==> run F <==
==> flow/design.v <==
module PE (
    input              clk,
    input              CIM_en,
    input              STDW,  
    input              STDR,  
    input        [5:0] STD_A,  
    input        [3:0] weight_in,  
    input      [255:0] act_in,  
    output reg   [3:0] weight_out,  
    output reg  [13:0] PSUM  
);
reg  [255:0] weight;  
integer i;
always @(posedge clk) begin
    for (i = 0; i < 64; i = i+1) begin
        if (STDW && STD_A == i) begin  
            weight[4*i+3 -: 4] <= weight_in;
        end
    end
end
always@(*) begin
    weight_out = 4'b0;
    PSUM = 14'b0;
    if (STDW) begin  
    end
    else if (STDR) begin  
        weight_out = weight[4*STD_A+3 -: 4];
    end
    else begin  
        if (CIM_en) begin
            for (i = 0; i < 64; i = i+1) begin
                PSUM = PSUM + weight[4*i+3 -: 4] * act_in[4*i+3 -: 4];  
            end
        end
    end
end
endmodule
==> flow/run.sh <==
#!/bin/bash
# the make line also repeats each setting of config.mk as NAME=value (left out here)
make -C /OpenROAD-flow-scripts/flow DESIGN_CONFIG=/design/flow/config.mk WORK_HOME=/design/flow/orfs CLKGATE_MAP_FILE= finish
==> flow/config.mk <==
export PLATFORM = sky130hd
export DESIGN_NAME = PE
export DESIGN_NICKNAME = PE
export VERILOG_FILES = /design/flow/design.v
export SDC_FILE = /design/flow/constraint.sdc
export NUM_CORES = 4
export LEC_CHECK = 0
export CAP_MARGIN = 0
export CELL_PAD_IN_SITES_GLOBAL_PLACEMENT = 0
export CORE_ASPECT_RATIO = 1.57
export CORE_MARGIN = 2
export CORE_UTILIZATION = 72
export CTS_CLUSTER_DIAMETER = 28
export CTS_CLUSTER_SIZE = 50
export GPL_ROUTABILITY_DRIVEN = 1
export MAX_ROUTING_LAYER = met4
export PLACE_DENSITY_LB_ADDON = 0.0
export SETUP_SLACK_MARGIN = -2.0
export SLEW_MARGIN = 0
export TNS_END_PERCENT = 60
==> flow/constraint.sdc <==
create_clock -name core_clock -period 15.8 [get_ports {clk}]
set_input_delay 3.1600 -clock core_clock [delete_from_list [all_inputs] [get_ports {clk}]]
set_output_delay 3.1600 -clock core_clock [all_outputs]
set_load 0.01 [all_outputs]
==> run E: changes against run F <==
==> flow/config.mk (replaced) <==
export PLATFORM = sky130hd
export DESIGN_NAME = PE
export DESIGN_NICKNAME = PE
export VERILOG_FILES = /design/flow/design.v
export SDC_FILE = /design/flow/constraint.sdc
export NUM_CORES = 4
export LEC_CHECK = 0
export CAP_MARGIN = 20
export CELL_PAD_IN_SITES_GLOBAL_PLACEMENT = 1
export CORE_ASPECT_RATIO = 1.57
export CORE_MARGIN = 2
export CORE_UTILIZATION = 61
export GPL_ROUTABILITY_DRIVEN = 1
export MAX_ROUTING_LAYER = met4
export PLACE_DENSITY = 0.64
export SETUP_SLACK_MARGIN = 1.53
export SLEW_MARGIN = 20
==> flow/constraint.sdc (replaced) <==
create_clock -name core_clock -period 13.5 [get_ports {clk}]
set_input_delay 2.7000 -clock core_clock [delete_from_list [all_inputs] [get_ports {clk}]]
set_output_delay 2.7000 -clock core_clock [all_outputs]
set_load 0.01 [all_outputs]
==> results <==
item                                                                      run E                     run F
Status                                                 finished with violations  finished with violations
Layout check failures                                      negative setup slack      negative setup slack
Area after detailed placement                                      53,000 sq um              52,700 sq um
Number of CTS-inserted buffers                                               27                        41
Clock network share of area                                               1.60%                     2.46%
Fill cells                                                                6,072                     3,817
Wire length on met2                                                   73,100 um                 71,900 um
Capturing element of the worst setup path                              PSUM[11]                  PSUM[13]
Placed cell count                                                         5,869                     5,659
Total tool warning count                                                     37                        32
Tapcells                                                                  1,040                       833
Combined global-route utilization of all metal layers                     38.9%                     45.7%
Number of buffers and inverters on the critical path                         12                         9
Cell count along the critical path                                           32                        30
Vertical die dimension                                                   353 um                    325 um
Final cell count without fillers                                          5,941                     5,750
Worst slack, placed                                                    -1.84 ns                 -0.796 ns
Met3 wire length                                                        7570 um                 10,200 um
Hold slack final                                                        2.91 ns                   3.23 ns
